==> flow/design.v <==
module mult32x32_fsm (
    input logic clk,               
    input logic reset,             
    input logic start,             
    output logic busy,             
    output logic [1:0] a_sel,      
    output logic b_sel,            
    output logic [2:0] shift_sel,  
    output logic upd_prod,         
    output logic clr_prod          
);
	typedef enum { idle, handle1, handle2, handle3, handle4, handle5, handle6, handle7, handle8} sm_type;
	sm_type current_state;
	sm_type next_state;
	always_ff @(posedge clk, posedge reset) begin
		if (reset== 1'b1) begin
			current_state <=idle;
		end
		else begin
			current_state <= next_state;
		end
	end
	always_comb begin
		next_state= current_state;
		busy=1'b1;
		upd_prod= 1'b1;
		clr_prod= 1'b0;
		a_sel= 2'b0;
		b_sel= 1'b0;
		shift_sel= 3'b0;
		case(current_state)
			idle: begin
				if(start== 1'b0) begin
					next_state=idle;
					busy=1'b0;
					upd_prod=1'b0;
				end
				else begin
					next_state=handle1;
					busy=1'b0;
					upd_prod=1'b0;
					clr_prod=1'b1;
				end
			end
			handle1: begin
				next_state= handle2;
				a_sel=2'b0;
				b_sel=1'b0;
				shift_sel=3'b0;
			end
			handle2: begin
				next_state= handle3;
				a_sel=2'b01;
				b_sel=1'b0;
				shift_sel=3'b001;
			end
			handle3: begin
				next_state= handle4;
				a_sel=2'b10;
				b_sel=1'b0;
				shift_sel=3'b010;
			end
			handle4: begin
				next_state= handle5;
				a_sel=2'b11;
				b_sel=1'b0;
				shift_sel=3'b011;
			end
			handle5: begin
				next_state= handle6;
				a_sel=2'b0;
				b_sel=1'b1;
				shift_sel=3'b010;
			end
			handle6: begin
				next_state= handle7;
				a_sel=2'b01;
				b_sel=1'b1;
				shift_sel=3'b011;
			end
			handle7: begin
				next_state= handle8;
				a_sel=2'b10;
				b_sel=1'b1;
				shift_sel=3'b100;
			end
			handle8: begin
				next_state= idle;
				a_sel=2'b11;
				b_sel=1'b1;
				shift_sel=3'b101;
			end
		endcase
	end
endmodule
module mult32x32_arith (
    input logic clk,              
    input logic reset,            
    input logic [31:0] a,         
    input logic [31:0] b,         
    input logic [1:0] a_sel,      
    input logic b_sel,            
    input logic [2:0] shift_sel,  
    input logic upd_prod,         
    input logic clr_prod,         
    output logic [63:0] product   
);
logic [15:0] out16;
logic [7:0] out8;
always_comb begin
	case(a_sel)
		2'b00: out8 = a[7:0];
		2'b01: out8 = a[15:8];
		2'b10: out8 = a[23:16];
		2'b11: out8 = a[31:24];
	endcase
end
always_comb begin
	case(b_sel)
		1'b0: out16 = b[15:0];
		1'b1: out16 = b[31:16];
	endcase
end
logic [23:0] mult;
always_comb begin
	mult = out16 * out8;
end
logic [63:0] shifted;
always_comb begin
	shifted = 64'b0;
	case(shift_sel)
		3'b000: shifted = mult;
		3'b001: shifted = mult << 8; 
		3'b010: shifted = mult << 16;
		3'b011: shifted = mult << 24;
		3'b100: shifted = mult << 32;
		3'b101: shifted = mult << 40;
	endcase
end
always_ff @(posedge clk, posedge reset) begin
	if(reset == 1'b1) begin 
		product <= 64'b0;
	end
	else begin
		if(clr_prod == 1'b1) begin
			product <= 64'b0;
		end
		else if (upd_prod == 1'b1) begin
			product <= product + shifted;
		end
	end
end
endmodule
module mult32x32 (
    input logic clk,             
    input logic reset,           
    input logic start,           
    input logic [31:0] a,        
    input logic [31:0] b,        
    output logic busy,           
    output logic [63:0] product  
);
logic [1:0] a_sel;
logic b_sel;
logic [2:0] shift_sel;
logic upd_prod;
logic clr_prod;
mult32x32_fsm fsm(
	.clk(clk),
	.reset(reset),
	.start(start),
	.busy(busy),
	.a_sel(a_sel),
	.b_sel(b_sel),
	.shift_sel(shift_sel),
	.upd_prod(upd_prod),
	.clr_prod(clr_prod)
);
mult32x32_arith arith(
	.clk(clk),
	.reset(reset),
	.a(a),
	.b(b),
	.a_sel(a_sel),
	.b_sel(b_sel),
	.shift_sel(shift_sel),
	.upd_prod(upd_prod),
	.clr_prod(clr_prod),
	.product(product)
);
endmodule
==> flow/run.sh <==
#!/bin/bash
# the make line also repeats each setting of config.mk as NAME=value (left out here)
make -C /OpenROAD-flow-scripts/flow DESIGN_CONFIG=/design/flow/config.mk WORK_HOME=/design/flow/orfs CLKGATE_MAP_FILE= finish
==> flow/config.mk <==
export PLATFORM = sky130hd
export DESIGN_NAME = mult32x32
export DESIGN_NICKNAME = mult32x32
export VERILOG_FILES = /design/flow/design.v
export SDC_FILE = /design/flow/constraint.sdc
export NUM_CORES = 4
export LEC_CHECK = 0
export ABC_AREA = 1
export CAP_MARGIN = 20
export CORE_MARGIN = 2
export CORE_UTILIZATION = 68
export CTS_CLUSTER_DIAMETER = 46
export SLEW_MARGIN = 20
export TNS_END_PERCENT = 100
==> flow/constraint.sdc <==
create_clock -name core_clock -period 8.68 [get_ports {clk}]
set_input_delay 1.7360 -clock core_clock [delete_from_list [all_inputs] [get_ports {clk}]]
set_output_delay 1.7360 -clock core_clock [all_outputs]
set_load 0.01 [all_outputs]
==> impl_metrics.ini, run 1 <==
; physical design summary
[synth]
yosysChipArea_um2 = 12900
synth.top_cells.by_count = nand2_1 (567), inv_1 (324), nor2_1 (283)
simple_gate_share_pct = 33.4
edf_count = 0
synth_area_um2 = 12900
syn_nets = 2278
top_area_share_pct = 16.5
ys_cells = 2019
yosys.cell_count.top_type = nand2_1
mux_share_pct = 0.466
synth_cell_types = 55
fa_ha_area_share_pct = 23.6
synth_top_cell_by_area = nand2_1
synth_flops = 73
synth-compound-area-share_pct = 14.5
top_cells_by_area = nand2_1 (17%), dfrtp_1 (14%), fa_1 (13%)
synth.logic.top_family = simple AND/OR/NAND/NOR gates
synth.avg_cell_area_um2 = 6.39
yosysWarnings = 2
synth_seq_share_pct = 14.2
ys_sh_xor_pct = 2.51
synth_cells = 2019
synthArstFlopShare_pct = 100
ff_type = dfrtp_1

[clock_tree]
cts.path.max_buffers = 2
cts_hold_buf = 0
post_cts_buffers = 0
cts_buffers = 9
ctsRootBufferMaster = clkbuf_16
htree_levels = 3
clock_sinks = 73

[status]
failed_stage = 5_1_grt
status = aborted with a tool error

[floorplan]
core_region_area_um2 = 18600
pin_count = 132
die_h_um = 142
fp_util_pct = 69.2
core.rowCount = 50
die_w_um = 142
dieArea_um2 = 20100

[place]
dp_hpwl_mm = 39.4
gp_congestion = 1.09
place_area_um2 = 15500
portBuffers = 131
dp_slack_ns = -0.440
[what timing repair did]
action / CTS
endpoints found under the setup margin: 5
gates cloned: 0
resized: 2
[metrics by stage]
step / hold WS [ns] / util, % / instances
floorplan: 0.331 / - / 2019
global placement: 0.336 / 83.0 / 2505
detailed placement: 0.338 / 83.0 / 2505
CTS: 0.353 / 84.9 / 2521
==> inputs of run 2 (changes only) <==
- ABC_AREA: 1 -> 0
- CAP_MARGIN: 20 -> 25
- CORE_ASPECT_RATIO: default -> 1.08
- CORE_UTILIZATION: 68 -> 57
- CTS_CLUSTER_DIAMETER: 46 -> default
- CTS_CLUSTER_SIZE: default -> 44
- GPL_TIMING_DRIVEN: default -> 1
- PLACE_DENSITY: default -> 0.74
- TNS_END_PERCENT: 100 -> 5
- clock period: 8.68 -> 8.44 ns (I/O delays scaled with it)
==> run 2 against run 1 <==
Compared with the run above:
- the layout now fails its checks (setup timing)
- area after synthesis shrank 10%
- die area grew 6.8%
- synthesized cell count shrank 26%
==> impl_metrics.ini, run 2 <==
; generated from flow reports
[status]
status = complete, but fails checks
violations = setup timing

[flow_run]
log.warning_count = 28
cap_violations = 0

[setup_path]
worstPathRequired_ns = 8.65
crit_slowest_cell = fa_2
cp_max_fo = 5
r2r_cells = 36
crit_path_start_kind = input port
crit_path_start = a[3]
worst-path-buf-inv = 6
crit_path_end_kind = flop
critPathKind = in2reg
cpLargestDelayFamily = AND-OR/OR-AND gates
cp_slowest_stage_delay_ns = 0.63
arrival_ns = 9.65
rrSetupSlack_ns = -0.64
r2r-start = fsm.current_state[4]$_DFF_PP0_
rr_endpoint = arith.product[50]$_DFFE_PP0P_
path_depth = 34
crit_end = arith.product[50]$_DFFE_PP0P_

[synth]
yosys.cell_count.top_type = nor2_1
synth_area_um2 = 11600
fa_ha_area_share_pct = 26.3
yosysWarnings = 2
synth_top_cell_by_area = dfrtp_1
synthArstFlopShare_pct = 100
synth_seq_share_pct = 15.8
top_area_share_pct = 15.6
yosysChipArea_um2 = 11600
synth-compound-area-share_pct = 23.0
synth.avg_cell_area_um2 = 7.76
top_cells_by_area = dfrtp_1 (16%), fa_1 (15%), ha_1 (12%)
ff_type = dfrtp_1
syn_nets = 1749
synth_flops = 73
synth_cell_types = 76
synth_cells = 1490
simple_gate_share_pct = 21.2
synth.logic.top_family = adder cells
ys_cells = 1490
mux_share_pct = 1.95
ys_sh_xor_pct = 5.38
edf_count = 0
synth.top_cells.by_count = nor2_1 (195), nand2_1 (153), inv_1 (128)

[global_routing]
grt_pass1_wl_mm = 78.1
antenna_found_initial = 1
grt_max_degree = 74
grt_pass1_vias = 15042
track_usage_pct = 45.8
grt_overflow_total = 0

[detailed_routing]
drt-vias-per-instance = 6.79
firstDrtPassIters = 8
routed_wl_mm = 56.8
via_count = 15523
drt_iter0_drc = 1854
num_antenna_cells = 0
antenna_left = 0
drc = 0
post_drt_wl_per_cell_um = 24.8

[clock_tree]
cts_tree = done
cts_hold_buf = 0
clock_sinks = 73
clkTransAtPathRegs_ns = 0.08
worstSkewPairLatency_ns = 0.37
cts_buffers = 9
ctsRootBufferMaster = clkbuf_16
htree_levels = 3
cts.path.max_buffers = 2

[worst_hold_path]
holdPathEnd = fsm.current_state[3]$_DFF_PP0_
hold_depth = 0
hp-start = fsm.current_state[5]$_DFF_PP0_
hp-class = reg2reg

[place]
portBuffers = 131
gp_congestion = 1.01
dp_hpwl_mm = 31.9

[floorplan]
die_h_um = 152
dieArea_um2 = 21400
pin_count = 132
core.rowCount = 54
fp_util_pct = 57.6
die_w_um = 141
core_region_area_um2 = 20100

[sta]
slew_headroom_pct = 33.0
setup_viol = 45
finalHoldViolCount = 0
worst_slack_ns = -0.999
grt_setup_unrepaired = true
tightest_slew_ns = 1.00
slew_viol_final = 0
finalCritPeriodShare_pct = 112
timing.final.crit_period_ns = 9.44
fin_skew_ns = 0.0163
max_freq_mhz = 106

[layout]
fin_nets = 2289
final_util_pct = 90.7
area_delta_synth_final_pct = 57.5
-- run 2: metrics by stage --
| step | std cells | setup TNS [ns] | worst slack [ns] | area [µm²] | hold WS (ns) |
|---|---|---|---|---|---|
| after floorplan | 1490 | -0.00570 | -0.00570 | 11700 | 0.331 |
| after global placement | 2181 | -31.80 | -1.20 | 15900 | 0.348 |
| after detailed placement | 2181 | -35.03 | -1.20 | 15900 | 0.351 |
| after CTS | 2265 | 0 | 0.00430 | 17500 | 0.368 |
| after global routing | 2287 | -32.73 | -1.01 | 18200 | 0.378 |
| final | 2287 | -26.71 | -0.999 | 18200 | 0.368 |
-- run 2: area by class of cell --
| class | count | area (µm²) |
|---|---|---|
| multi-input combinational | 1223 | 10500 |
| timing repair buffer | 594 | 4800 |
| fill | 846 | 1860 |
| sequential | 73 | 1830 |
| inverter | 129 | 484 |
| tap | 252 | 315 |
| clock buffer | 9 | 225 |
| clock inverter | 7 | 60.1 |
-- run 2: repair_timing --
item / 4_1_cts / 5_1_grt
gates cloned: 2 / 0
setup endpoints to repair: 42 / 47
pin swaps: 169 / 59
buffers inserted: 69 / 21
endpoints found under the hold margin: 0 / 0
resized: 316 / 100
-- run 2: routing by layer --
metal | vias up | share of wire [%] | global-route usage [%]
met3 | 616 | 12 | 11.1
met2 | 1480 | 44 | 76.5
met4 | 0 | 12 | 29.5
met5 | - | 0 | 0
met1 | 7142 | 33 | 52.1
li1 | 6285 | - | -
==> inputs of run 3 (changes only) <==
- CELL_PAD_IN_SITES_DETAIL_PLACEMENT: default -> 2
- CELL_PAD_IN_SITES_GLOBAL_PLACEMENT: default -> 1
- CORE_ASPECT_RATIO: 1.08 -> default
- CORE_UTILIZATION: 57 -> 24
- CTS_CLUSTER_DIAMETER: default -> 163
- CTS_CLUSTER_SIZE: 44 -> 17
- GPL_TIMING_DRIVEN: 1 -> default
- MAX_ROUTING_LAYER: default -> met5
- PLACE_DENSITY: 0.74 -> default
- PLACE_DENSITY_LB_ADDON: default -> 0.13
- SETUP_SLACK_MARGIN: default -> 0.99
- TNS_END_PERCENT: 5 -> default
- clock period: 8.44 -> 6.93 ns (I/O delays scaled with it)
==> run 3 against run 2 <==
Compared with the run above:
- still fails the layout checks on setup timing
- clock-buffer cell count grew 3
- die area rose by 130%
- final area increased by 18%
- clock skew fell by 0.0036 ns
- final cell count grew 22%
- critical path depth is 7 higher
- synthesized cell count did not move
- area after synthesis stayed put
- critical endpoint is now arith.product[55]$_DFFE_PP0P_
- largest cell class unchanged
==> impl_metrics.ini, run 3 <==
; generated from flow reports
[setup_path]
crit_path_start = fsm.current_state[4]$_DFF_PP0_
worstPathRequired_ns = 7.17
rr_endpoint = arith.product[55]$_DFFE_PP0P_
critPathKind = reg2reg
crit_slowest_cell = fa_1
crit_path_end_kind = flop
worst-path-buf-inv = 13
r2r_cells = 41
crit_end = arith.product[55]$_DFFE_PP0P_
crit_top_cell = buf_4
cp_slowest_stage_delay_ns = 0.52
path_depth = 41
rrSetupSlack_ns = -1.95
r2r-start = fsm.current_state[4]$_DFF_PP0_
cpLargestDelayFamily = adder cells
cp_max_fo = 8
arrival_ns = 9.11
crit_path_start_kind = flop

[sta]
slew_viol_final = 0
grt_setup_unrepaired = true
finalCritPeriodShare_pct = 128
setup_viol = 53
tightest_slew_ns = 1.34
worst_slack_ns = -1.95
max_freq_mhz = 113
fin_skew_ns = 0.0127
slew_headroom_pct = 10.5
finalHoldViolCount = 0
timing.final.crit_period_ns = 8.88

[synth]
synth_top_cell_by_area = dfrtp_1
yosysChipArea_um2 = 11600
top_area_share_pct = 15.6
synth_area_um2 = 11600
ys_cells = 1490
simple_gate_share_pct = 21.2
synth_cell_types = 76
synth.avg_cell_area_um2 = 7.76
synth.logic.top_family = adder cells
synth_cells = 1490
synth-compound-area-share_pct = 23.0
synth_seq_share_pct = 15.8
synth_flops = 73
top_cells_by_area = dfrtp_1 (16%), fa_1 (15%), ha_1 (12%)
fa_ha_area_share_pct = 26.3
syn_nets = 1749
ff_type = dfrtp_1
yosys.cell_count.top_type = nor2_1
synthArstFlopShare_pct = 100
synth.top_cells.by_count = nor2_1 (195), nand2_1 (153), inv_1 (128)
yosysWarnings = 2
ys_sh_xor_pct = 5.38
mux_share_pct = 1.95
edf_count = 0

[global_routing]
grt_pass1_vias = 16155
track_usage_pct = 24.9
grt_pass1_wl_mm = 96.1
grt_max_degree = 84
grt_overflow_total = 0
antenna_found_initial = 0

[detailed_routing]
drt-vias-per-instance = 5.29
via_count = 14768
routed_wl_mm = 73.4
firstDrtPassIters = 5
post_drt_wl_per_cell_um = 26.3
antenna_left = 0
num_antenna_cells = 0
drc = 0
drt_iter0_drc = 782

[floorplan]
core.rowCount = 80
core_region_area_um2 = 47600
die_h_um = 223
fp_util_pct = 24.3
pin_count = 132
dieArea_um2 = 49900
die_w_um = 223

[clock_tree]
cts.path.max_buffers = 2
clock_sinks = 73
clkTransAtPathRegs_ns = 0.07
worstSkewPairLatency_ns = 0.39
cts_buffers = 9
htree_levels = 3
cts_tree = done
cts_hold_buf = 0
ctsRootBufferMaster = clkbuf_16

[layout]
fillers = 5105
seq_area_um2 = 1830
area_delta_synth_final_pct = 86.5
stdcell_area_um2 = 21600
fin_nets = 2431
logic_area_um2 = 11800

[place]
dp_slack_ns = -2.74
dp_hpwl_mm = 43.1
portBuffers = 131
place_area_um2 = 17300
gp_congestion = 0.900

[status]
violations = setup timing
status = complete, but fails checks

[flow_run]
cap_violations = 0
log.warning_count = 29

[worst_hold_path]
hp-start = fsm.current_state[5]$_DFF_PP0_
holdPathEnd = fsm.current_state[3]$_DFF_PP0_
hp-class = reg2reg
hold_depth = 0
==> run 3: what timing repair did <==
action | 4_1_cts | 5_1_grt
endpoints found under the setup margin | 58 | 58
cloned | 5 | 1
gates resized | 354 | 212
setup buffers | 100 | 65
pin swaps | 135 | 90
==> run 3: through the flow <==
step / TNS (ns) / std cells / utilization, % / hold WS [ns]
after floorplan: -25.28 / 1490 / - / 0.331
after global placement: -102.59 / 2602 / 36.4 / 0.335
after CTS: -57.21 / 2724 / 42.0 / 0.362
after detailed placement: -107.60 / 2603 / 36.4 / 0.338
after global routing: -90.61 / 2792 / 45.3 / 0.385
final: -75.27 / 2792 / 45.3 / 0.383
==> run 3: final cells by class <==
type	count	share of cell area, %
tap	615	3.57
inverter	129	2.25
sequential	73	8.48
clock inverter	4	0.209
clock buffer	12	1.10
timing repair buffer	735	29.7
multi-input combinational	1224	54.7
==> run 3: layer usage <==
layer  wire [µm]  track usage, %  vias to the layer above
li1            -               -                     6547
met1       29200            30.0                     7706
met2       39100            46.8                      361
met3        2060            2.04                      154
met4        2990            7.29                        0
met5           0               0                        -
==> inputs of run 4 (changes only) <==
- CELL_PAD_IN_SITES_DETAIL_PLACEMENT: 2 -> default
- CELL_PAD_IN_SITES_GLOBAL_PLACEMENT: 1 -> default
- CORE_ASPECT_RATIO: default -> 1.08
- CORE_UTILIZATION: 24 -> 72
- CTS_CLUSTER_DIAMETER: 163 -> 381
- CTS_CLUSTER_SIZE: 17 -> 44
- GPL_TIMING_DRIVEN: default -> 1
- HOLD_SLACK_MARGIN: default -> 0.29
- MAX_ROUTING_LAYER: met5 -> default
- PLACE_DENSITY: default -> 0.67
- PLACE_DENSITY_LB_ADDON: 0.13 -> default
- SETUP_SLACK_MARGIN: 0.99 -> default
- TNS_END_PERCENT: default -> 5
- clock period: 6.93 -> 9.84 ns (I/O delays scaled with it)
==> run 4 against run 3 <==
Compared with the run above:
- still fails the layout checks on setup timing
- clock skew about the same
- highest routed layer is now met5
- critical path depth decreased by 5
- critical endpoint is now arith.product[58]$_DFFE_PP0P_
==> impl_metrics.ini, run 4 <==
; generated from flow reports
[sta]
tightest_slew_ns = 0.953
finalHoldViolCount = 0
fin_skew_ns = 0.0122
timing.final.crit_period_ns = 10.38
worst_slack_ns = -0.541
slew_headroom_pct = 36.0
max_freq_mhz = 96.3
slew_viol_final = 0
finalCritPeriodShare_pct = 105
grt_setup_unrepaired = true
tns_ns = -7.67
holdWs_ns = 0.343
setup_viol = 28

[synth]
top_cells_by_area = dfrtp_1 (16%), fa_1 (15%), ha_1 (12%)
edf_count = 0
syn_nets = 1749
ys_sh_xor_pct = 5.38
synth_seq_share_pct = 15.8
synth.logic.top_family = adder cells
synth_area_um2 = 11600
synth_cells = 1490
yosysChipArea_um2 = 11600
ys_cells = 1490
simple_gate_share_pct = 21.2
synth-compound-area-share_pct = 23.0
yosysWarnings = 2
synth_flops = 73
top_area_share_pct = 15.6
synth_cell_types = 76
synthArstFlopShare_pct = 100
fa_ha_area_share_pct = 26.3
yosys.cell_count.top_type = nor2_1
mux_share_pct = 1.95
synth.top_cells.by_count = nor2_1 (195), nand2_1 (153), inv_1 (128)
synth_top_cell_by_area = dfrtp_1
synth.avg_cell_area_um2 = 7.76
ff_type = dfrtp_1

[worst_hold_path]
hold_depth = 0
hp-class = reg2reg
holdPathEnd = fsm.current_state[3]$_DFF_PP0_
hp-start = fsm.current_state[5]$_DFF_PP0_

[detailed_routing]
firstDrtPassIters = 15
via_count = 14726
antenna_left = 0
drt_iter0_drc = 3355
routed_wl_mm = 50.3
drc = 0
post_drt_wl_per_cell_um = 25.8
drt-vias-per-instance = 7.56

[floorplan]
fp_util_pct = 72.9
core.rowCount = 48
pin_count = 132
dieArea_um2 = 17100
die_w_um = 126
core_region_area_um2 = 15900
die_h_um = 136

[setup_path]
crit_path_end_kind = flop
crit_slowest_cell = fa_1
worstPathRequired_ns = 10.02
path_depth = 36
r2r_cells = 36
cpLargestDelayFamily = AND-OR/OR-AND gates
critPathKind = in2reg
cp_max_fo = 15
crit_path_start = a[19]
arrival_ns = 10.56
r2r-start = fsm.current_state[4]$_DFF_PP0_
crit_end = arith.product[58]$_DFFE_PP0P_
worst-path-buf-inv = 8
cp_slowest_stage_delay_ns = 0.60
rrSetupSlack_ns = 0.03
crit_path_start_kind = input port
rr_endpoint = arith.product[58]$_DFFE_PP0P_

[layout]
logic_area_um2 = 9380
fillers = 502
final_cells = 1947
fin_nets = 2000
seq_area_um2 = 1830
area_delta_synth_final_pct = 29.3

[flow_run]
log.warning_count = 30
cap_violations = 0

[clock_tree]
cts_buffers = 9
clock_sinks = 73
cts.path.max_buffers = 2
cts_tree = done
ctsRootBufferMaster = clkbuf_16
htree_levels = 3
clkTransAtPathRegs_ns = 0.07
worstSkewPairLatency_ns = 0.37

[status]
status = complete, but fails checks
violations = setup timing

[place]
portBuffers = 131
dpl.cell_count = 1915
gp_congestion = 1.03
dp_hpwl_mm = 30.5
dp_slack_ns = -0.578

[global_routing]
grt_max_degree = 87
grt_pass1_wl_mm = 65.5
track_usage_pct = 47.6
antenna_found_initial = 2
grt_overflow_total = 0
grt_pass1_vias = 13250
==> run 4: repair_timing <==
item / CTS / global route
buffers inserted: 0 / 14
gates resized: 5 / 77
hold endpoints to repair: 0 / 0
hold buffers: 0 / 0
pin swaps: 1 / 34
endpoints found under the setup margin: 21 / 33
==> run 4: layer usage <==
layer  global-route usage, %  part of all wire [%]  routed length [µm]  up-vias
li1                        -                     -                   -     5691
met1                    55.6                    31               15500     6513
met2                    79.5                    43               21500     1749
met3                    11.1                    14                7230      771
met4                    29.4                    12                6040        2
met5                       0                 0.022                  11        -
==> run 4: final cells by class <==
type / count / area share (%)
diodes: 1 / 0.0167
multi-input cells: 1223 / 62.8
well taps: 200 / 1.67
inverters: 129 / 3.24
repair buffers: 305 / 17.8
clock inverters: 6 / 0.653
flip-flops and latches: 73 / 12.2
clock buffers: 10 / 1.60
==> run 4: through the flow <==
stage               instance area (µm²)  utilization [%]
global placement                  14100             88.9
global route                      14900             94.3
floorplan                         11600                -
CTS                               14500             91.3
finish                            14900             94.3
detailed placement                14100             89.0
==> inputs of run 5 (changes only) <==
- ABC_AREA: 0 -> 1
- CAP_MARGIN: 25 -> 20
- CORE_ASPECT_RATIO: 1.08 -> default
- CORE_UTILIZATION: 72 -> 58
- CTS_CLUSTER_DIAMETER: 381 -> 46
- CTS_CLUSTER_SIZE: 44 -> default
- GPL_TIMING_DRIVEN: 1 -> default
- HOLD_SLACK_MARGIN: 0.29 -> default
- PLACE_DENSITY: 0.67 -> default
- clock period: 9.84 -> 6.42 ns (I/O delays scaled with it)
==> run 5 against run 4 <==
Compared with the run above:
- still fails the layout checks on setup timing
- clock-buffer cell count decreased by 1
- area after synthesis increased by 12%
- via count increased by 19%
- first-iteration DRC count decreased by 31%
- largest cell class unchanged
- critical path type unchanged
- sequential share of layout area decreased by 2.8 points
==> impl_metrics.ini, run 5 <==
; generated from flow reports
[setup_path]
cpLargestDelayFamily = adder cells
r2r-start = fsm.current_state[1]$_DFF_PP0_
path_depth = 38
crit_end = arith.product[57]$_DFFE_PP0P_
cp_max_fo = 6
cp_slowest_stage_delay_ns = 0.55
crit_path_start = b[1]
rr_endpoint = arith.product[57]$_DFFE_PP0P_
crit_path_end_kind = flop
r2r_cells = 40
crit_slowest_cell = fa_1
worst-path-buf-inv = 12
critPathKind = in2reg
rrSetupSlack_ns = -1.39
worstPathRequired_ns = 6.67
crit_path_start_kind = input port
arrival_ns = 8.42

[synth]
top_cells_by_area = nand2_1 (17%), dfrtp_1 (14%), fa_1 (13%)
mux_share_pct = 0.466
synth.top_cells.by_count = nand2_1 (567), inv_1 (324), nor2_1 (283)
ff_type = dfrtp_1
synth_area_um2 = 12900
fa_ha_area_share_pct = 23.6
simple_gate_share_pct = 33.4
synth_flops = 73
synth.avg_cell_area_um2 = 6.39
synth_seq_share_pct = 14.2
yosysWarnings = 2
synth_top_cell_by_area = nand2_1
ys_cells = 2019
synth_cells = 2019
synth.logic.top_family = simple AND/OR/NAND/NOR gates
synthArstFlopShare_pct = 100
top_area_share_pct = 16.5
syn_nets = 2278
yosys.cell_count.top_type = nand2_1
synth_cell_types = 55
ys_sh_xor_pct = 2.51
edf_count = 0
yosysChipArea_um2 = 12900
synth-compound-area-share_pct = 14.5

[global_routing]
grt_pass1_wl_mm = 82.9
grt_overflow_total = 0
antenna_found_initial = 0
track_usage_pct = 44.2
grt_pass1_vias = 16791
grt_max_degree = 74

[sta]
finalCritPeriodShare_pct = 127
timing.final.crit_period_ns = 8.17
worst_slack_ns = -1.75
max_freq_mhz = 122
setup_viol = 58
slew_viol_final = 0
tightest_slew_ns = 0.934
holdWs_ns = 0.348
fin_skew_ns = 0.0144
grt_setup_unrepaired = true
finalHoldViolCount = 0
slew_headroom_pct = 37.4

[detailed_routing]
firstDrtPassIters = 9
via_count = 17510
post_drt_wl_per_cell_um = 22.5
drc = 0
antenna_left = 0
drt_iter0_drc = 2301
routed_wl_mm = 61.9
drt-vias-per-instance = 6.38
num_antenna_cells = 0

[clock_tree]
htree_levels = 3
ctsRootBufferMaster = clkbuf_16
worstSkewPairLatency_ns = 0.37
cts_tree = done
cts.path.max_buffers = 2
clkTransAtPathRegs_ns = 0.07
clock_sinks = 73
cts_buffers = 9

[place]
place_area_um2 = 17000
dp_hpwl_mm = 40.2
portBuffers = 131
dpl.cell_count = 2692
gp_congestion = 1.14

[floorplan]
pin_count = 132
die_h_um = 153
fp_util_pct = 59.1
core.rowCount = 54
core_region_area_um2 = 21800
dieArea_um2 = 23400
die_w_um = 153

[layout]
stdcell_area_um2 = 19300
area_delta_synth_final_pct = 49.9
fin_nets = 2720
final_cells = 2746

[status]
status = complete, but fails checks
violations = setup timing

[worst_hold_path]
hp-class = reg2reg
hold_depth = 0
hp-start = fsm.current_state[5]$_DFF_PP0_
holdPathEnd = fsm.current_state[3]$_DFF_PP0_

[flow_run]
cap_violations = 0
log.warning_count = 31
==> run 5: layout make-up <==
type / count / area (µm²)
multi-input combinational: 1579 / 11700
timing repair buffer: 463 / 3900
fill: 1107 / 2490
sequential: 73 / 1830
inverter: 335 / 1270
tap: 280 / 350
clock buffer: 9 / 225
clock inverter: 7 / 52.6
==> run 5: metal layers <==
layer | GRT usage (%) | up-vias | part of all wire [%] | wire (µm)
li1 | - | 7312 | - | -
met1 | 49.3 | 8008 | 32 | 19800
met2 | 76.5 | 1563 | 45 | 27600
met3 | 7.88 | 627 | 12 | 7430
met4 | 30.9 | 0 | 12 | 7120
met5 | 0 | - | 0 | 0
==> run 5: timing repair <==
item | in CTS | in global routing
gates resized | 176 | 268
gates cloned | 0 | 1
pin swaps | 44 | 96
hold endpoints to repair | 0 | 0
setup endpoints to repair | 57 | 58
setup buffers | 22 | 15
hold buffers | 0 | 0
==> run 5: stage by stage <==
| step | TNS, ns | utilization, % | setup WS, ns |
|---|---|---|---|
| after floorplan | -8.47 | - | -0.272 |
| after global placement | -71.70 | 77.8 | -1.50 |
| after detailed placement | -79.51 | 77.8 | -1.64 |
| after CTS | -47.63 | 83.4 | -1.02 |
| after global routing | -93.37 | 88.6 | -2.07 |
| final | -79.14 | 88.6 | -1.75 |
==> inputs of run 6 (changes only) <==
- ABC_AREA: 1 -> default
- CORE_UTILIZATION: 58 -> 68
- CTS_CLUSTER_DIAMETER: 46 -> default
- CTS_CLUSTER_SIZE: default -> 25
- TNS_END_PERCENT: 5 -> default
- clock period: 6.42 -> 9.19 ns (I/O delays scaled with it)
==> run 6 against run 5 <==
Compared with the run above:
- the run now fails in 4_1_cts
- synthesized cell count shrank 26%
- area after synthesis shrank 10%
- die area shrank 23%
==> impl_metrics.ini, run 6 <==
; physical design summary
[status]
status = aborted with a tool error
failed_stage = 4_1_cts
stop_error = [ERROR DPL-0038] Utilization greater than 100%, impossible to legalize

[synth]
ys_sh_xor_pct = 5.38
synth-compound-area-share_pct = 23.0
top_area_share_pct = 15.6
fa_ha_area_share_pct = 26.3
mux_share_pct = 1.95
synthArstFlopShare_pct = 100
synth_cells = 1490
synth_area_um2 = 11600
ff_type = dfrtp_1
yosysWarnings = 2
synth_seq_share_pct = 15.8
ys_cells = 1490
syn_nets = 1749
top_cells_by_area = dfrtp_1 (16%), fa_1 (15%), ha_1 (12%)
synth.avg_cell_area_um2 = 7.76
yosysChipArea_um2 = 11600
synth_flops = 73
synth_cell_types = 76
synth.top_cells.by_count = nor2_1 (195), nand2_1 (153), inv_1 (128)
yosys.cell_count.top_type = nor2_1
simple_gate_share_pct = 21.2
synth_top_cell_by_area = dfrtp_1
synth.logic.top_family = adder cells
edf_count = 0

[floorplan]
fp_util_pct = 69.7
core_region_area_um2 = 16600
core.rowCount = 47
pin_count = 132
dieArea_um2 = 18100
die_h_um = 134
die_w_um = 134

[place]
gp_congestion = 1.05
dp_slack_ns = -1.12
dp_hpwl_mm = 35.8
place_area_um2 = 15300
portBuffers = 131
==> run 6: through the flow <==
stage                     std cells  TNS [ns]
after global placement         2098    -17.06
after floorplan                1490         0
after detailed placement       2098    -36.32
==> inputs of run 7 (changes only) <==
- CORE_UTILIZATION: 68 -> 40
- CTS_CLUSTER_SIZE: 25 -> default
- SETUP_SLACK_MARGIN: default -> 2.94
- clock period: 9.19 -> 11.0 ns (I/O delays scaled with it)
==> run 7 against run 6 <==
Compared with the run above:
- the run now finishes clean
- synthesized cell count unchanged
- die area up 68%
- area after synthesis unchanged
==> impl_metrics.ini, run 7 <==
; generated from flow reports
[status]
status = finished clean

[setup_path]
crit_slowest_cell = fa_1
crit_path_start_kind = input port
path_depth = 34
crit_path_end_kind = flop
crit_top_cell = fa_1
cp_max_fo = 5
r2r_cells = 36
worst-path-buf-inv = 7
rrSetupSlack_ns = 2.15
critPathKind = in2reg
arrival_ns = 9.37
worstPathRequired_ns = 11.21
crit_end = arith.product[55]$_DFFE_PP0P_
r2r-start = fsm.current_state[4]$_DFF_PP0_
rr_endpoint = arith.product[54]$_DFFE_PP0P_
crit_path_start = a[21]
cp_slowest_stage_delay_ns = 0.57
cpLargestDelayFamily = adder cells

[synth]
ys_sh_xor_pct = 5.38
synth_area_um2 = 11600
ff_type = dfrtp_1
synth_seq_share_pct = 15.8
ys_cells = 1490
simple_gate_share_pct = 21.2
yosysChipArea_um2 = 11600
synth-compound-area-share_pct = 23.0
synth.logic.top_family = adder cells
syn_nets = 1749
synth_flops = 73
synth_cell_types = 76
fa_ha_area_share_pct = 26.3
top_cells_by_area = dfrtp_1 (16%), fa_1 (15%), ha_1 (12%)
synthArstFlopShare_pct = 100
yosys.cell_count.top_type = nor2_1
synth_top_cell_by_area = dfrtp_1
synth_cells = 1490
synth.top_cells.by_count = nor2_1 (195), nand2_1 (153), inv_1 (128)
top_area_share_pct = 15.6
synth.avg_cell_area_um2 = 7.76
edf_count = 0
yosysWarnings = 2
mux_share_pct = 1.95

[sta]
timing.final.crit_period_ns = 9.16
tns_ns = 0
slew_viol_final = 0
finalCritPeriodShare_pct = 83.3
slew_headroom_pct = 34.3
finalHoldViolCount = 0
grt_setup_unrepaired = true
max_freq_mhz = 109
setup_viol = 0
fin_skew_ns = 0.0124
tightest_slew_ns = 0.985

[floorplan]
core.rowCount = 62
die_w_um = 174
dieArea_um2 = 30300
pin_count = 132
core_region_area_um2 = 28500
die_h_um = 174
fp_util_pct = 40.5

[flow_run]
log.warning_count = 29
cap_violations = 0

[detailed_routing]
num_antenna_cells = 0
drt-vias-per-instance = 5.77
via_count = 12473
routed_wl_mm = 42.0
post_drt_wl_per_cell_um = 19.4
drc = 0
antenna_left = 0
drt_iter0_drc = 910
firstDrtPassIters = 5

[clock_tree]
cts_hold_buf = 0
clock_sinks = 73
cts_tree = done
ctsRootBufferMaster = clkbuf_16
clkTransAtPathRegs_ns = 0.06
worstSkewPairLatency_ns = 0.36
htree_levels = 3
cts_buffers = 9
cts.path.max_buffers = 2

[layout]
fin_nets = 2031
logic_area_um2 = 11100
stdcell_area_um2 = 17300
area_delta_synth_final_pct = 49.4
final_util_pct = 60.5
seq_area_um2 = 1830
fillers = 2523

[worst_hold_path]
hp-start = fsm.current_state[5]$_DFF_PP0_
holdPathEnd = fsm.current_state[3]$_DFF_PP0_
hp-class = reg2reg
hold_depth = 0

[place]
place_area_um2 = 13700
gp_congestion = 0.941
dp_hpwl_mm = 28.7
portBuffers = 131

[global_routing]
grt_pass1_wl_mm = 66.1
grt_pass1_vias = 12548
grt_max_degree = 87
grt_overflow_total = 0
antenna_found_initial = 0
track_usage_pct = 26.9
==> run 7: what timing repair did <==
| item | in CTS | in global routing |
|---|---|---|
| cloned | 1 | 0 |
| pin swaps | 146 | 97 |
| endpoints found under the setup margin | 53 | 51 |
| setup buffers | 140 | 41 |
| resized | 345 | 103 |
==> run 7: layout make-up <==
cell class	count	area share (%)
clock inverter	7	1.09
clock buffer	9	1.30
sequential	73	10.6
tap	384	2.78
inverter	129	2.80
multi-input combinational	1223	64.2
timing repair buffer	336	17.3
==> run 7: routing by layer <==
metal / up-vias / wire length (µm) / GRT usage (%)
li1: 5763 / - / -
met1: 6134 / 18000 / 35.3
met5: - / 0 / 0
met2: 472 / 20300 / 45.4
met4: 0 / 1630 / 10.9
met3: 104 / 2100 / 2.71
==> run 7: metrics by stage <==
stage	hold slack (ns)	worst slack (ns)	instances
2_1_floorplan	0.331	2.33	1490
3_3_place_gp	0.336	0.593	1963
3_5_place_dp	0.359	0.548	1963
4_1_cts	0.371	2.03	2120
5_1_grt	0.373	1.57	2161
6_report	0.373	1.84	2161
==> inputs of run 8 (changes only) <==
- ABC_AREA: default -> 1
- CAP_MARGIN: 20 -> 25
- CORE_ASPECT_RATIO: default -> 1.08
- CORE_UTILIZATION: 40 -> 57
- CTS_CLUSTER_DIAMETER: default -> 35
- CTS_CLUSTER_SIZE: default -> 27
- GPL_TIMING_DRIVEN: default -> 1
- PLACE_DENSITY: default -> 0.74
- SETUP_SLACK_MARGIN: 2.94 -> 1.31
- TNS_END_PERCENT: default -> 5
- clock period: 11.0 -> 6.67 ns (I/O delays scaled with it)
==> run 8 against run 7 <==
Compared with the run above:
- the flow now stops in 5_1_grt
- die area down 21%
- synthesized cell count up 36%
- area after synthesis up 12%
==> impl_metrics.ini, run 8 <==
; physical design summary
[status]
status = aborted with a tool error
failed_stage = 5_1_grt
stop_error = [ERROR GRT-0116] Global routing finished with congestion. Check the congestion regions in the DRC Viewer.

[synth]
synth_cell_types = 55
edf_count = 0
synth.logic.top_family = simple AND/OR/NAND/NOR gates
synth.top_cells.by_count = nand2_1 (567), inv_1 (324), nor2_1 (283)
top_area_share_pct = 16.5
synth_cells = 2019
ys_cells = 2019
synthArstFlopShare_pct = 100
syn_nets = 2278
fa_ha_area_share_pct = 23.6
synth_seq_share_pct = 14.2
synth_flops = 73
yosysWarnings = 2
ff_type = dfrtp_1
synth.avg_cell_area_um2 = 6.39
top_cells_by_area = nand2_1 (17%), dfrtp_1 (14%), fa_1 (13%)
yosysChipArea_um2 = 12900
synth_area_um2 = 12900
simple_gate_share_pct = 33.4
synth-compound-area-share_pct = 14.5
ys_sh_xor_pct = 2.51
mux_share_pct = 0.466
synth_top_cell_by_area = nand2_1
yosys.cell_count.top_type = nand2_1

[global_routing]
track_usage_pct = 64.9
grt_overflow_total = 13

[clock_tree]
cts.path.max_buffers = 2
cts_hold_buf = 0
htree_levels = 3
ctsRootBufferMaster = clkbuf_16
cts_buffers = 9
clock_sinks = 73

[floorplan]
die_w_um = 149
fp_util_pct = 57.8
core_region_area_um2 = 22300
dieArea_um2 = 23800
core.rowCount = 57
die_h_um = 160
pin_count = 132

[place]
dp_slack_ns = -1.56
dp_hpwl_mm = 42.7
portBuffers = 131
gp_congestion = 1.14
[run 8: per-stage QoR]
stage | TNS [ns] | util, % | std cells | instance area, µm²
floorplan | -0.699 | - | 2019 | 13300
global placement | -70.56 | 78.2 | 2762 | 17500
detailed placement | -76.40 | 78.2 | 2762 | 17500
CTS | -24.03 | 87.8 | 2823 | 19600
[run 8: what timing repair did]
item                                   CTS
endpoints found under the hold margin    0
pin swaps                              172
setup buffers                           44
gates cloned                             1
gates resized                          456
setup endpoints to repair               60
[run 8: routing by layer]
layer / track usage (%) / overflow
met1: 65.8 / 0
met5: 17.9 / 0
met3: 43.3 / 0
met2: 87.1 / 1
met4: 59.8 / 12
==> inputs of run 9 (changes only) <==
- ABC_AREA: 1 -> default
- CAP_MARGIN: 25 -> 35
- CORE_ASPECT_RATIO: 1.08 -> default
- CORE_UTILIZATION: 57 -> 24
- CTS_CLUSTER_DIAMETER: 35 -> default
- CTS_CLUSTER_SIZE: 27 -> default
- GPL_TIMING_DRIVEN: 1 -> default
- HOLD_SLACK_MARGIN: default -> 0.13
- PLACE_DENSITY: 0.74 -> default
- PLACE_DENSITY_LB_ADDON: default -> 0.04
- SETUP_SLACK_MARGIN: 1.31 -> default
- SLEW_MARGIN: 20 -> 15
- TNS_END_PERCENT: 5 -> 15
- clock period: 6.67 -> 16.1 ns (I/O delays scaled with it)
==> run 9 against run 8 <==
Compared with the run above:
- now clean on timing, DRC and antenna
- area after synthesis decreased by 10%
- synthesized cell count decreased by 26%
- die area increased by 110%
==> impl_metrics.ini, run 9 <==
; generated from flow reports
[setup_path]
rrSetupSlack_ns = 5.88
path_depth = 32
crit_path_start = a[14]
crit_end = arith.product[54]$_DFFE_PP0P_
crit_slowest_cell = o41ai_4
rr_endpoint = arith.product[54]$_DFFE_PP0P_
cp_slowest_stage_delay_ns = 0.64
r2r-start = fsm.current_state[4]$_DFF_PP0_
worst-path-buf-inv = 5
r2r_cells = 33
crit_top_cell = fa_1
cpLargestDelayFamily = adder cells
arrival_ns = 12.05
crit_path_start_kind = input port
cp_max_fo = 16
critPathKind = in2reg
crit_path_end_kind = flop
worstPathRequired_ns = 16.40

[synth]
fa_ha_area_share_pct = 26.3
synth_top_cell_by_area = dfrtp_1
synthArstFlopShare_pct = 100
simple_gate_share_pct = 21.2
ys_sh_xor_pct = 5.38
ys_cells = 1490
synth.logic.top_family = adder cells
yosys.cell_count.top_type = nor2_1
synth_seq_share_pct = 15.8
top_cells_by_area = dfrtp_1 (16%), fa_1 (15%), ha_1 (12%)
synth_cells = 1490
ff_type = dfrtp_1
synth_flops = 73
mux_share_pct = 1.95
synth_cell_types = 76
edf_count = 0
synth_area_um2 = 11600
yosysChipArea_um2 = 11600
syn_nets = 1749
top_area_share_pct = 15.6
yosysWarnings = 2
synth.top_cells.by_count = nor2_1 (195), nand2_1 (153), inv_1 (128)
synth-compound-area-share_pct = 23.0
synth.avg_cell_area_um2 = 7.76

[clock_tree]
worstSkewPairLatency_ns = 0.39
cts_tree = done
post_cts_buffers = 0
ctsRootBufferMaster = clkbuf_16
htree_levels = 3
cts_hold_buf = 0
cts_buffers = 9
cts_resized = 0
clkTransAtPathRegs_ns = 0.06
cts.path.max_buffers = 2
clock_sinks = 73

[flow_run]
log.warning_count = 26
cap_violations = 0

[sta]
grt_setup_unrepaired = false
setup_viol = 0
slew_viol_final = 0
slew_headroom_pct = 33.6
finalCritPeriodShare_pct = 73.0
timing.final.crit_period_ns = 11.75
finalHoldViolCount = 0
fin_skew_ns = 0.0137
tightest_slew_ns = 0.989
max_freq_mhz = 85.1
tns_ns = 0

[detailed_routing]
top_layer = met4
post_drt_wl_per_cell_um = 19.7
drc = 0
num_antenna_cells = 0
drt_iter0_drc = 729
wl_met2_mm = 20.7
antenna_left = 0
wl_met1_mm = 21.0
firstDrtPassIters = 5
via_count = 11168
routed_wl_mm = 43.8
dr_wl_met3_mm = 1.44
drt-vias-per-instance = 5.03

[floorplan]
core_region_area_um2 = 47600
dieArea_um2 = 49900
pin_count = 132
fp_util_pct = 24.3
core.rowCount = 80
die_h_um = 223
die_w_um = 223

[worst_hold_path]
hold_depth = 0
holdPathEnd = fsm.current_state[3]$_DFF_PP0_
hp-class = reg2reg
hp-start = fsm.current_state[5]$_DFF_PP0_

[global_routing]
antenna_found_initial = 0
grt_pass1_vias = 11486
track_usage_pct = 17.8
grt_pass1_wl_mm = 68.5
grt_max_degree = 61
grt_overflow_total = 0

[layout]
stdcell_area_um2 = 14000
area_delta_synth_final_pct = 20.8
fin_nets = 1861
final_cells = 2220

[status]
status = finished clean

[place]
portBuffers = 131
gp_congestion = 0.822
dp_hpwl_mm = 34.7
dpl.cell_count = 2202
place_area_um2 = 13700
==> run 9: stage by stage <==
| stage | setup slack (ns) | hold WS (ns) | utilization [%] |
|---|---|---|---|
| after floorplan | 5.64 | 0.331 | - |
| after global placement | 3.44 | 0.334 | 28.5 |
| after detailed placement | 3.86 | 0.342 | 28.7 |
| after CTS | 4.24 | 0.353 | 29.2 |
| after global routing | 3.79 | 0.353 | 29.3 |
| final | 4.35 | 0.352 | 29.3 |
==> run 9: final cells by class <==
| type | count | area, µm² |
|---|---|---|
| timing repair buffer | 166 | 1580 |
| sequential | 73 | 1830 |
| fill | 5223 | 33700 |
| tap | 615 | 769 |
| clock buffer | 14 | 264 |
| multi-input combinational | 1223 | 9030 |
| inverter | 129 | 485 |
==> run 9: per-layer routing <==
metal / GRT usage, % / up-vias
met4: 4.15 / 0
met2: 29.6 / 177
li1: - / 5418
met5: 0 / -
met3: 2.78 / 37
met1: 24.3 / 5536
==> inputs of run 10 (changes only) <==
- ABC_AREA: default -> 1
- CAP_MARGIN: 35 -> 25
- CORE_ASPECT_RATIO: default -> 0.5
- CORE_UTILIZATION: 24 -> 44
- CTS_CLUSTER_DIAMETER: default -> 206
- CTS_CLUSTER_SIZE: default -> 99
- GPL_TIMING_DRIVEN: default -> 0
- HOLD_SLACK_MARGIN: 0.13 -> default
- PLACE_DENSITY_LB_ADDON: 0.04 -> 0.05
- SETUP_SLACK_MARGIN: default -> -0.6
- SLEW_MARGIN: 15 -> 20
- TNS_END_PERCENT: 15 -> 5
- clock period: 16.1 -> 6.76 ns (I/O delays scaled with it)
==> run 10 against run 9 <==
Compared with the run above:
- sequential share of layout area down 3.1 points
- global-route usage up 14 points
- via count up 30%
- highest routed layer unchanged
- now fails the layout checks on setup timing
==> impl_metrics.ini, run 10 <==
; generated from flow reports
[status]
status = complete, but fails checks
violations = setup timing

[global_routing]
antenna_found_initial = 0
grt_pass1_wl_mm = 75.8
grt_pass1_vias = 13652
track_usage_pct = 32.0
grt_max_degree = 45
grt_overflow_total = 0

[sta]
timing.final.crit_period_ns = 7.54
grt_setup_unrepaired = true
worst_slack_ns = -0.782
finalHoldViolCount = 0
max_freq_mhz = 133
slew_viol_final = 0
slew_headroom_pct = 36.8
fin_skew_ns = 0.0124
setup_viol = 55
finalCritPeriodShare_pct = 112
tightest_slew_ns = 0.948

[layout]
area_delta_synth_final_pct = 41.6
fin_nets = 2504
logic_area_um2 = 12100
final_util_pct = 63.2
seq_area_um2 = 1830
final_cells = 2641
fillers = 2725

[worst_hold_path]
hold_depth = 0
hp-start = fsm.current_state[5]$_DFF_PP0_
hp-class = reg2reg
holdPathEnd = fsm.current_state[3]$_DFF_PP0_

[synth]
fa_ha_area_share_pct = 23.6
yosysChipArea_um2 = 12900
ys_sh_xor_pct = 2.51
synthArstFlopShare_pct = 100
mux_share_pct = 0.466
synth_area_um2 = 12900
ys_cells = 2019
synth-compound-area-share_pct = 14.5
synth.avg_cell_area_um2 = 6.39
yosys.cell_count.top_type = nand2_1
synth_cells = 2019
synth_cell_types = 55
simple_gate_share_pct = 33.4
synth_top_cell_by_area = nand2_1
synth_flops = 73
syn_nets = 2278
yosysWarnings = 2
synth.top_cells.by_count = nand2_1 (567), inv_1 (324), nor2_1 (283)
edf_count = 0
top_cells_by_area = nand2_1 (17%), dfrtp_1 (14%), fa_1 (13%)
synth.logic.top_family = simple AND/OR/NAND/NOR gates
top_area_share_pct = 16.5
synth_seq_share_pct = 14.2
ff_type = dfrtp_1

[setup_path]
r2r-start = fsm.current_state[1]$_DFF_PP0_
worst-path-buf-inv = 10
crit_end = arith.product[46]$_DFFE_PP0P_
crit_path_end_kind = flop
cp_max_fo = 5
path_depth = 31
rr_endpoint = arith.product[46]$_DFFE_PP0P_
worstPathRequired_ns = 7.01
critPathKind = in2reg
arrival_ns = 7.80
cp_slowest_stage_delay_ns = 0.55
rrSetupSlack_ns = -0.62
cpLargestDelayFamily = adder cells
crit_path_start = a[7]
crit_slowest_cell = fa_1
crit_path_start_kind = input port
r2r_cells = 36

[clock_tree]
cts_hold_buf = 0
cts.path.max_buffers = 2
clock_sinks = 73
htree_levels = 3
cts_buffers = 9
clkTransAtPathRegs_ns = 0.06
ctsRootBufferMaster = clkbuf_16
worstSkewPairLatency_ns = 0.37
cts_tree = done

[detailed_routing]
antenna_left = 0
drc = 0
drt-vias-per-instance = 5.48
drt_iter0_drc = 1097
num_antenna_cells = 0
routed_wl_mm = 50.5
firstDrtPassIters = 5
via_count = 14466
post_drt_wl_per_cell_um = 19.1

[floorplan]
core.rowCount = 44
dieArea_um2 = 30800
die_w_um = 246
die_h_um = 125
fp_util_pct = 44.6
core_region_area_um2 = 28900
pin_count = 132

[place]
dp_hpwl_mm = 39.6
portBuffers = 131
gp_congestion = 1.00
dpl.cell_count = 2542

[flow_run]
log.warning_count = 28
cap_violations = 0
==> run 10: final cells by class <==
type | count | area share (%)
Multi-Input combinational cell | 1579 | 66.3
Timing Repair Buffer | 220 | 11.5
Sequential cell | 73 | 10.0
Inverter | 335 | 7.01
Tap cell | 391 | 2.68
Clock buffer | 9 | 1.23
Buffer | 27 | 0.891
Clock inverter | 7 | 0.336
==> run 10: layer usage <==
layer / wire, µm / vias up / GRT usage (%) / part of all wire (%)
li1: - / 6884 / - / -
met1: 22000 / 6927 / 43.3 / 44
met2: 23000 / 535 / 50.7 / 46
met3: 3310 / 120 / 5.28 / 6.6
met4: 2160 / 0 / 13.4 / 4.3
met5: 0 / - / 0 / 0
==> run 10: what timing repair did <==
item,in CTS,in global routing
setup endpoints to repair,52,54
gates cloned,5,0
resized,349,292
buffers inserted,42,46
endpoints found under the hold margin,0,0
pin swaps,91,156
==> run 10: metrics by stage <==
stage / area, µm² / setup slack (ns) / hold WS [ns] / setup TNS (ns)
floorplan: 12900 / -0.236 / 0.331 / -6.21
global placement: 14700 / -2.36 / 0.334 / -104.56
detailed placement: 14700 / -2.31 / 0.337 / -102.98
CTS: 16900 / -0.853 / 0.351 / -38.56
global route: 18300 / -0.978 / 0.367 / -41.82
finish: 18300 / -0.782 / 0.348 / -27.04
==> inputs of run 11 (changes only) <==
- CORE_ASPECT_RATIO: 0.5 -> 1.08
- CORE_UTILIZATION: 44 -> 57
- CTS_CLUSTER_DIAMETER: 206 -> 35
- CTS_CLUSTER_SIZE: 99 -> 80
- GPL_TIMING_DRIVEN: 0 -> 1
- HOLD_SLACK_MARGIN: default -> 0.1
- PLACE_DENSITY_LB_ADDON: 0.05 -> default
- SETUP_SLACK_MARGIN: -0.6 -> default
- clock period: 6.76 -> 6.22 ns (I/O delays scaled with it)
==> run 11 against run 10 <==
Compared with the run above:
- sequential cell count did not move
- first-iteration DRC count increased by 100%
- largest cell class unchanged
- hold slack improved by 0.00098 ns
- still fails the layout checks on setup timing
- non-clock buffer count up 227
- highest routed layer unchanged
- clock skew increased by 0.0067 ns
- final area up 6.7%
- worst setup slack got worse by 0.84 ns
- clock-buffer cell count rose by 1
==> impl_metrics.ini, run 11 <==
; generated from flow reports
[status]
status = complete, but fails checks
violations = setup timing

[synth]
synth_cells = 2019
syn_nets = 2278
ys_sh_xor_pct = 2.51
yosysChipArea_um2 = 12900
synth_area_um2 = 12900
top_area_share_pct = 16.5
synth_seq_share_pct = 14.2
yosysWarnings = 2
edf_count = 0
synth.logic.top_family = simple AND/OR/NAND/NOR gates
ff_type = dfrtp_1
yosys.cell_count.top_type = nand2_1
synth-compound-area-share_pct = 14.5
fa_ha_area_share_pct = 23.6
synthArstFlopShare_pct = 100
synth_top_cell_by_area = nand2_1
synth_cell_types = 55
top_cells_by_area = nand2_1 (17%), dfrtp_1 (14%), fa_1 (13%)
synth_flops = 73
synth.avg_cell_area_um2 = 6.39
synth.top_cells.by_count = nand2_1 (567), inv_1 (324), nor2_1 (283)
mux_share_pct = 0.466
simple_gate_share_pct = 33.4
ys_cells = 2019

[detailed_routing]
drc = 0
num_antenna_cells = 0
drt-vias-per-instance = 6.20
post_drt_wl_per_cell_um = 21.3
via_count = 17169
drt_iter0_drc = 2194
firstDrtPassIters = 9
antenna_left = 0
routed_wl_mm = 58.9

[setup_path]
cp_max_fo = 9
crit_top_cell = nand2_1
crit_slowest_cell = fa_1
rr_endpoint = arith.product[35]$_DFFE_PP0P_
crit_end = arith.product[35]$_DFFE_PP0P_
crit_path_start_kind = input port
critPathKind = in2reg
crit_path_start = a[12]
r2r_cells = 37
r2r-start = fsm.current_state[2]$_DFF_PP0_
cp_slowest_stage_delay_ns = 0.54
cpLargestDelayFamily = adder cells
path_depth = 33
worst-path-buf-inv = 5
worstPathRequired_ns = 6.49
rrSetupSlack_ns = -1.32
arrival_ns = 8.11
crit_path_end_kind = flop

[clock_tree]
cts_hold_buf = 0
clkTransAtPathRegs_ns = 0.06
cts.path.max_buffers = 2
ctsRootBufferMaster = clkbuf_16
cts_buffers = 9
worstSkewPairLatency_ns = 0.38
cts_tree = done
clock_sinks = 73
htree_levels = 3

[floorplan]
pin_count = 132
die_w_um = 149
dieArea_um2 = 23800
fp_util_pct = 57.8
core.rowCount = 57
core_region_area_um2 = 22300
die_h_um = 160

[sta]
tightest_slew_ns = 0.959
slew_headroom_pct = 35.7
finalHoldViolCount = 0
slew_viol_final = 0
max_freq_mhz = 128
holdWs_ns = 0.349
setup_viol = 58
finalCritPeriodShare_pct = 126
worst_slack_ns = -1.62
timing.final.crit_period_ns = 7.84
fin_skew_ns = 0.0191
grt_setup_unrepaired = true

[layout]
stdcell_area_um2 = 19500
final_util_pct = 87.3
fin_nets = 2731
fillers = 1212
area_delta_synth_final_pct = 51.2

[global_routing]
grt_max_degree = 74
grt_pass1_vias = 16346
track_usage_pct = 43.8
grt_overflow_total = 0
antenna_found_initial = 0
grt_pass1_wl_mm = 82.2

[worst_hold_path]
hp-class = reg2reg
hp-start = fsm.current_state[5]$_DFF_PP0_
hold_depth = 0
holdPathEnd = fsm.current_state[3]$_DFF_PP0_

[place]
portBuffers = 131
dp_hpwl_mm = 40.0
gp_congestion = 1.10
place_area_um2 = 17200

[flow_run]
log.warning_count = 32
cap_violations = 0
run 11: cell type report:
class                           count  area [µm²]  area share (%)
Tap cell                          295         369            1.89
Clock inverter                      5        56.3           0.289
Clock buffer                       10         239            1.23
Multi-Input combinational cell   1579       11700            60.1
Sequential cell                    73        1830            9.38
Inverter                          335        1270            6.53
Timing Repair Buffer              474        4020            20.6
run 11: stage by stage:
stage,worst slack [ns],setup TNS [ns],cells
after detailed placement,-1.92,-98.31,2729
after global placement,-1.81,-92.36,2729
after CTS,-1.12,-54.10,2756
after global routing,-1.84,-84.84,2771
after floorplan,-0.432,-16.44,2019
final,-1.62,-72.70,2771
run 11: repair_timing:
item	in CTS	in global routing
pin swaps	51	90
setup buffers	12	15
endpoints found under the setup margin	57	58
gates resized	215	213
run 11: per-layer routing:
| layer | share of wire [%] | GRT usage (%) | vias to the layer above |
|---|---|---|---|
| met2 | 45 | 74.7 | 1431 |
| li1 | - | - | 7323 |
| met4 | 11 | 31.9 | 0 |
| met1 | 33 | 48.8 | 7857 |
| met5 | 0 | 0 | - |
| met3 | 11 | 8.21 | 558 |
==> inputs of run 12 (changes only) <==
- ABC_AREA: 1 -> 0
- CORE_ASPECT_RATIO: 1.08 -> 0.89
- CORE_UTILIZATION: 57 -> 72
- CTS_CLUSTER_DIAMETER: 35 -> 290
- CTS_CLUSTER_SIZE: 80 -> 46
- HOLD_SLACK_MARGIN: 0.1 -> default
- SETUP_SLACK_MARGIN: default -> 1.33
- TNS_END_PERCENT: 5 -> 70
- clock period: 6.22 -> 4.62 ns (I/O delays scaled with it)
==> run 12 against run 11 <==
Compared with the run above:
- the run now fails in 3_5_place_dp
- die area shrank 28%
- synthesized cell count decreased by 26%
- area after synthesis is 10% lower
==> impl_metrics.ini, run 12 <==
; physical design summary
[status]
status = aborted with a tool error
failed_stage = 3_5_place_dp
stop_error = [ERROR DPL-0038] Utilization greater than 100%, impossible to legalize

[synth]
yosysWarnings = 2
synth.top_cells.by_count = nor2_1 (195), nand2_1 (153), inv_1 (128)
synth_area_um2 = 11600
ys_sh_xor_pct = 5.38
edf_count = 0
synth_seq_share_pct = 15.8
synth_flops = 73
synthArstFlopShare_pct = 100
ys_cells = 1490
synth.logic.top_family = adder cells
yosysChipArea_um2 = 11600
top_area_share_pct = 15.6
syn_nets = 1749
yosys.cell_count.top_type = nor2_1
synth_top_cell_by_area = dfrtp_1
top_cells_by_area = dfrtp_1 (16%), fa_1 (15%), ha_1 (12%)
synth.avg_cell_area_um2 = 7.76
ff_type = dfrtp_1
synth-compound-area-share_pct = 23.0
synth_cells = 1490
fa_ha_area_share_pct = 26.3
mux_share_pct = 1.95
synth_cell_types = 76
simple_gate_share_pct = 21.2

[floorplan]
die_w_um = 138
core_region_area_um2 = 15700
fp_util_pct = 73.8
core.rowCount = 43
dieArea_um2 = 17100
die_h_um = 124
pin_count = 132

[place]
portBuffers = 131
gp_congestion = 1.11
[run 12: stage by stage]
| step | worst slack, ns | setup TNS [ns] | std cells |
|---|---|---|---|
| 3_3_place_gp | -3.74 | -183.82 | 2168 |
| 2_1_floorplan | -3.18 | -146.72 | 1490 |
==> inputs of run 13 (changes only) <==
- ABC_AREA: 0 -> 1
- CAP_MARGIN: 25 -> 20
- CORE_ASPECT_RATIO: 0.89 -> default
- CTS_CLUSTER_DIAMETER: 290 -> default
- CTS_CLUSTER_SIZE: 46 -> default
- GPL_TIMING_DRIVEN: 1 -> default
- PLACE_DENSITY: default -> 0.41
- SETUP_SLACK_MARGIN: 1.33 -> default
- TNS_END_PERCENT: 70 -> default
- clock period: 4.62 -> 4.01 ns (I/O delays scaled with it)
==> run 13 against run 12 <==
Compared with the run above:
- the run again fails in 3_5_place_dp
- area after synthesis is 12% higher
- die area is 11% higher
- synthesized cell count is 36% higher
==> impl_metrics.ini, run 13 <==
; physical design summary
[status]
status = aborted with a tool error
failed_stage = 3_5_place_dp
stop_error = [ERROR DPL-0038] Utilization greater than 100%, impossible to legalize

[synth]
yosysWarnings = 2
synth_seq_share_pct = 14.2
top_cells_by_area = nand2_1 (17%), dfrtp_1 (14%), fa_1 (13%)
ys_cells = 2019
synth.top_cells.by_count = nand2_1 (567), inv_1 (324), nor2_1 (283)
top_area_share_pct = 16.5
syn_nets = 2278
synth-compound-area-share_pct = 14.5
synth.avg_cell_area_um2 = 6.39
synth_top_cell_by_area = nand2_1
synth_flops = 73
synth_area_um2 = 12900
ff_type = dfrtp_1
synth_cells = 2019
ys_sh_xor_pct = 2.51
yosysChipArea_um2 = 12900
edf_count = 0
mux_share_pct = 0.466
yosys.cell_count.top_type = nand2_1
synthArstFlopShare_pct = 100
fa_ha_area_share_pct = 23.6
synth.logic.top_family = simple AND/OR/NAND/NOR gates
simple_gate_share_pct = 33.4
synth_cell_types = 55

[place]
portBuffers = 131
gp_congestion = 1.19

[floorplan]
die_h_um = 138
die_w_um = 138
core_region_area_um2 = 17400
pin_count = 132
core.rowCount = 48
fp_util_pct = 74.0
dieArea_um2 = 19000
run 13: per-stage QoR:
| stage | TNS [ns] |
|---|---|
| global placement | -183.40 |
| floorplan | -121.32 |
